==> inputs of trial 34 <==
==> flow/design.v <==
module segdec(input logic [3:0] in, output logic [6:0] out);
	always_comb
	begin
		case (in)
			4'b0000 :
				out = 7'b0111111;  
			4'b0001 :
				out = 7'b0000110;  
			4'b0010 :
				out = 7'b1011011;  
			4'b0011 :
				out = 7'b1001111;  
			4'b0100 :
				out = 7'b1100110;  
			4'b0101 :
				out = 7'b1101101;  
			4'b0110 :
				out = 7'b1111100;  
			4'b0111 :
				out = 7'b0000111;  
			4'b1000 :
				out = 7'b1111111;  
			4'b1001 :
				out = 7'b1100111;  
			4'b1010 :
				out = 7'b1000000;
			default :
				out = 7'b0000000;
    		endcase
	end
endmodule
module bin_to_bcd(input logic [7:0] in, output logic [3:0][6:0] disp);
logic[3:0] sign_num, units, tens, hundreds;
logic[7:0] num;
logic sign;
always_comb
begin
	sign = in[$high(in)];
	if(sign)  
		num = 0 - in;
	else
		num = in;
	hundreds = num / 100;
	num = num - (hundreds)*100;  
	tens = num / 10;
	num = num - (tens)*10;  
	units = num;
end
always_comb
	if(sign)
		sign_num = 4'hA;
	else
		sign_num = 4'hF;
segdec signdec
(
	.in(sign_num),
	.out(disp[3])
);
segdec hundreddec
(
	.in(hundreds),
	.out(disp[2])
);
segdec tendec
(
	.in(tens),
	.out(disp[1])
);
segdec unitdec
(
	.in(units),
	.out(disp[0])
);
endmodule
module debounce #(parameter int COUNT=500000) (input logic clk, signal_in, output logic signal_out);
logic prev_signal;
int unsigned cnt;
always_ff @(posedge clk)
begin
	if(prev_signal != signal_in)
	begin
		cnt <= 0;  
	end
	else if(cnt >= COUNT)
	begin
		cnt <= 0;  
		signal_out <= signal_in;
	end
	else
	begin
		cnt <= cnt +1;
	end
	prev_signal <= signal_in;
end
endmodule
module read_sm(input logic clk, reset_n, handshake, run, output logic read, done);
enum {HALT, WAIT_1, WAIT_0, DONE} state;
always_ff @(posedge clk, negedge reset_n)
begin
	if(!reset_n)
	begin
		state <= HALT;
		read <= 0;
	end
	else
	begin
		read <= 0;
		unique case(state)
			HALT : if(run) state <= WAIT_1;
			WAIT_1 :
			begin
				if(handshake)
				begin
					state <= WAIT_0;
					read <= '1;  
				end
			end
			WAIT_0 : if(!handshake) state <= DONE;
			DONE : state <= HALT;
		endcase
	end
end
always_comb
	if(state == DONE)
		done = 1;
	else
		done = 0;
endmodule
module sm(input logic clk, input logic [10-1:0] SW, input logic [8-1:0] re_res, im_res, output logic [8-1:0] LED, output logic [8-1:0] re_a, im_a, re_q, im_q);
typedef enum {REAL_A, IMAG_A, REAL_Q, IMAG_Q, DISP_REAL, DISP_IMAG} stateType;
stateType state;
logic reset_n;
logic handshake;
logic [8-1:0] data_in;
always_comb
begin
	reset_n = SW[$high(SW)];
	handshake = SW[$high(SW) -1];
	data_in =  SW[$high(SW) -2 : $low(SW)];
end
logic read_run, read_trigger, read_done;
read_sm re_sm0
(
	.clk(clk),
	.reset_n(reset_n),
	.handshake(handshake),
	.run(read_run),
	.read(read_trigger),
	.done(read_done)
);
always_comb
	read_run = (state == REAL_A) || (state == IMAG_A) || (state == REAL_Q) || (state == IMAG_Q);
always_ff @(posedge clk, negedge reset_n)
begin
	if(!reset_n)
		state <= REAL_A;
	else
	begin
		unique case(state)
			REAL_A: if(read_done) state <= IMAG_A;
			IMAG_A: if(read_done) state <= REAL_Q;
			REAL_Q: if(read_done) state <= IMAG_Q;
			IMAG_Q: if(read_done) state <= DISP_REAL;
			DISP_REAL : if(handshake == 1) state <= DISP_IMAG;
			DISP_IMAG : if(handshake == 0) state <= REAL_A;
		endcase
	end
end
always_ff @(posedge clk)
begin
	if(read_trigger)
	begin
		unique case(state)
			REAL_A: re_a <= data_in;
			IMAG_A: im_a <= data_in;
			REAL_Q: re_q <= data_in;
			IMAG_Q: im_q <= data_in;
			default: ;
		endcase
	end
end
always_comb
begin
	if(state == DISP_REAL)
		LED = re_res;
	else if(state == DISP_IMAG)
		LED = im_res;
	else
		LED = '0;
end
endmodule
module mult(input logic signed [(2*8 -1)-1:0] re_x, im_x, re_y, im_y, output logic signed [2*(2*8 -1)-1:0] re_z, im_z);
logic signed [(2*8 -1)-1:0] a,b,c,d;
always_comb
begin
	a = re_x;
	b = im_x;
	c = re_y;
	d = im_y;
end
logic signed [2*(2*8 -1)-1:0] ac, bd, ad, bc;
always_comb
begin
	ac = a*c;
	bd = b*d;
	ad = a*d;
	bc = b*c;
	re_z = ac - bd;
	im_z = ad + bc;
end
endmodule
module cmplx_mult(
input logic clk,
input logic [10-1:0] switches,
output logic [8-1:0] LED,
output logic [6:0] HEX0,
output logic [6:0] HEX1,
output logic [6:0] HEX2,
output logic [6:0] HEX3,
output logic [6:0] HEX4,
output logic [6:0] HEX5,
output logic [6:0] HEX6,
output logic [6:0] HEX7);
logic [8-1:0] re_a, im_a, re_q, im_q;
logic [8-1:0] re_res, im_res;
logic [10-1:0] SW;
always_comb
	SW[$high(SW)-2:$low(SW)] = switches[$high(switches)-2:$low(switches)];
debounce #(.COUNT(1000)) db0
(
	.clk(clk),
	.signal_in(switches[$high(switches)]),
	.signal_out(SW[$high(SW)])
);
debounce #(.COUNT(1000)) db1
(
	.clk(clk),
	.signal_in(switches[$high(switches)-1]),
	.signal_out(SW[$high(SW)-1])
);
sm sm0 (.*);
logic signed [(2*8 -1)-1:0] re_x, im_x, re_y, im_y;
logic signed [2*(2*8 -1)-1:0] re_z, im_z;
localparam INPUT_SHIFT = (2*8 -1) - 8;
localparam OUTPUT_LOW = 2*INPUT_SHIFT -1;
localparam OUTPUT_HIGH = OUTPUT_LOW + 8 -1;
always_comb
begin
	re_x = $signed(re_a);
	im_x = $signed(im_a);
	re_y = $signed(re_q) << INPUT_SHIFT;
	im_y = $signed(im_q) << INPUT_SHIFT;
	re_res = re_z[OUTPUT_HIGH : OUTPUT_LOW];
	im_res = im_z[OUTPUT_HIGH : OUTPUT_LOW];
end
mult mult0
(.*);
logic [3:0][6:0] sw_hex;
always_comb
begin
	HEX0 = ~ sw_hex[0];  
	HEX1 = ~ sw_hex[1];  
	HEX2 = ~ sw_hex[2];  
	HEX3 = ~ sw_hex[3];  
end
bin_to_bcd sw_disp
(
	.in(SW[7:0]),
	.disp(sw_hex)
);
logic [3:0][6:0] led_hex;
always_comb
begin
	HEX4 = ~ led_hex[0];  
	HEX5 = ~ led_hex[1];  
	HEX6 = ~ led_hex[2];  
	HEX7 = ~ led_hex[3];  
end
bin_to_bcd led_disp
(
	.in(LED),
	.disp(led_hex)
);
endmodule
==> flow/run.sh <==
#!/bin/bash
# the make line also repeats each setting of config.mk as NAME=value (left out here)
make -C /OpenROAD-flow-scripts/flow DESIGN_CONFIG=/design/flow/config.mk WORK_HOME=/design/flow/orfs CLKGATE_MAP_FILE= finish
==> flow/config.mk <==
export PLATFORM = sky130hd
export DESIGN_NAME = cmplx_mult
export DESIGN_NICKNAME = cmplx_mult
export VERILOG_FILES = /design/flow/design.v
export SDC_FILE = /design/flow/constraint.sdc
export NUM_CORES = 4
export LEC_CHECK = 0
export CAP_MARGIN = 5
export CORE_MARGIN = 2
export CORE_UTILIZATION = 72
export CTS_CLUSTER_DIAMETER = 96
export CTS_CLUSTER_SIZE = 41
export GPL_TIMING_DRIVEN = 1
export MAX_ROUTING_LAYER = met4
export PLACE_DENSITY = 0.64
export SETUP_SLACK_MARGIN = -0.38
export SLEW_MARGIN = 20
==> flow/constraint.sdc <==
create_clock -name core_clock -period 15.8 [get_ports {clk}]
set_input_delay 3.1600 -clock core_clock [delete_from_list [all_inputs] [get_ports {clk}]]
set_output_delay 3.1600 -clock core_clock [all_outputs]
set_load 0.01 [all_outputs]
==> inputs of build 61, as changes to trial 34 <==
==> flow/config.mk (replaced) <==
export PLATFORM = sky130hd
export DESIGN_NAME = cmplx_mult
export DESIGN_NICKNAME = cmplx_mult
export VERILOG_FILES = /design/flow/design.v
export SDC_FILE = /design/flow/constraint.sdc
export NUM_CORES = 4
export LEC_CHECK = 0
export CAP_MARGIN = 20
export CORE_MARGIN = 2
export CORE_UTILIZATION = 72
export CTS_CLUSTER_SIZE = 100
export PLACE_DENSITY = 0.6
export SLEW_MARGIN = 20
==> flow/constraint.sdc (replaced) <==
create_clock -name core_clock -period 10.0 [get_ports {clk}]
set_input_delay 2.0000 -clock core_clock [delete_from_list [all_inputs] [get_ports {clk}]]
set_output_delay 2.0000 -clock core_clock [all_outputs]
set_load 0.01 [all_outputs]
==> inputs of trial 6, as changes to trial 34 <==
==> flow/config.mk (replaced) <==
export PLATFORM = sky130hd
export DESIGN_NAME = cmplx_mult
export DESIGN_NICKNAME = cmplx_mult
export VERILOG_FILES = /design/flow/design.v
export SDC_FILE = /design/flow/constraint.sdc
export NUM_CORES = 4
export LEC_CHECK = 0
export ABC_AREA = 1
export CAP_MARGIN = 20
export CORE_MARGIN = 2
export CORE_UTILIZATION = 72
export CTS_CLUSTER_DIAMETER = 394
export CTS_CLUSTER_SIZE = 97
export PLACE_DENSITY = 0.38
export SLEW_MARGIN = 20
export TNS_END_PERCENT = 20
==> flow/constraint.sdc (replaced) <==
create_clock -name core_clock -period 11.1 [get_ports {clk}]
set_input_delay 2.2200 -clock core_clock [delete_from_list [all_inputs] [get_ports {clk}]]
set_output_delay 2.2200 -clock core_clock [all_outputs]
set_load 0.01 [all_outputs]
==> inputs of build 43, as changes to trial 34 <==
==> flow/config.mk (replaced) <==
export PLATFORM = sky130hd
export DESIGN_NAME = cmplx_mult
export DESIGN_NICKNAME = cmplx_mult
export VERILOG_FILES = /design/flow/design.v
export SDC_FILE = /design/flow/constraint.sdc
export NUM_CORES = 4
export LEC_CHECK = 0
export CAP_MARGIN = 20
export CORE_MARGIN = 2
export CORE_UTILIZATION = 58
export PLACE_DENSITY = 0.6
export SLEW_MARGIN = 20
==> flow/constraint.sdc (replaced) <==
create_clock -name core_clock -period 11.1 [get_ports {clk}]
set_input_delay 2.2200 -clock core_clock [delete_from_list [all_inputs] [get_ports {clk}]]
set_output_delay 2.2200 -clock core_clock [all_outputs]
set_load 0.01 [all_outputs]
==> out/qor.yml <==
run_status:
  status: "did not finish"
  failed_stage: "global routing"
  error: "[ERROR GRT-0232] Routing congestion too high. Check the congestion heatmap in the GUI."
yosys:
  synthAoiAreaFrac: 0.05263
  syn_area_mm2: 0.01688
  synthDominantCellAreaShare: 0.2325
  synth.distinct_cells: 53
clock_tree:
  cts_max_level: 3
  post_cts_buffers: 41
grt:
  grt.busiest_layer: "met2"
placed_design:
  placedCellCount: 3034
# the run above: trial 6

==> out/qor.yml <==
run_status:
  status: "did not finish"
  failed_stage: "clock tree synthesis"
  error: "[ERROR DPL-0033] detailed placement checks failed during check placement."
yosys:
  synth.distinct_cells: 86
  synthDominantCellAreaShare: 0.2445
  async_flop_share: 0.09910
  synthAoiAreaFrac: 0.1034
  ys_top_cells_by_count: "inv_1 (357), fa_1 (196), and2_1 (181)"
  syn_area_mm2: 0.01605
  yosysCellCount: 1785
placed_design:
  placed_area_mm2: 0.02017
  placedCellCount: 2478
floorplanning:
  io_pins: 75
  fp_util: 0.7353
# the run above: build 61

==> out/qor.yml <==
grt:
  grt.busiest_layer: "met2"
run_status:
  status: "failed layout checks"
  so_faults: "negative setup slack"
clock_tree:
  cts_max_level: 3
placed_design:
  placedCellCount: 2559
final_timing:
  setup_viol: 21
  worstMarginPinSlew_ns: 0.5377
  worst_slack_ns: -2.865
yosys:
  synthDominantCellAreaShare: 0.2445
  syn_area_mm2: 0.01605
  synthAoiAreaFrac: 0.1034
  synth.distinct_cells: 86
  syn_avg_cell_area_um2: 8.990
# the run above: build 43

==> out/qor.yml <==
run_status:
  status: "failed layout checks"
  so_faults: "negative setup slack"
cells_and_area:
  biggestCellCategory: "multi-input combinational cells"
yosys:
  synth.distinct_cells: 86
  synthAoiAreaFrac: 0.1034
  synthDominantCellAreaShare: 0.2445
  synth_dominant_cell_count: "inv_1"
grt:
  grt.busiest_layer: "met2"
  grt_pass1_vias: 12910
clock_tree:
  post_cts_buffers: 5
final_timing:
  worst_slack_ns: -0.01357
  setup_viol: 1
placed_design:
  placedCellCount: 2173
worst_hold_path:
  min_path_type: "flop to async pin"
# the run above: trial 34

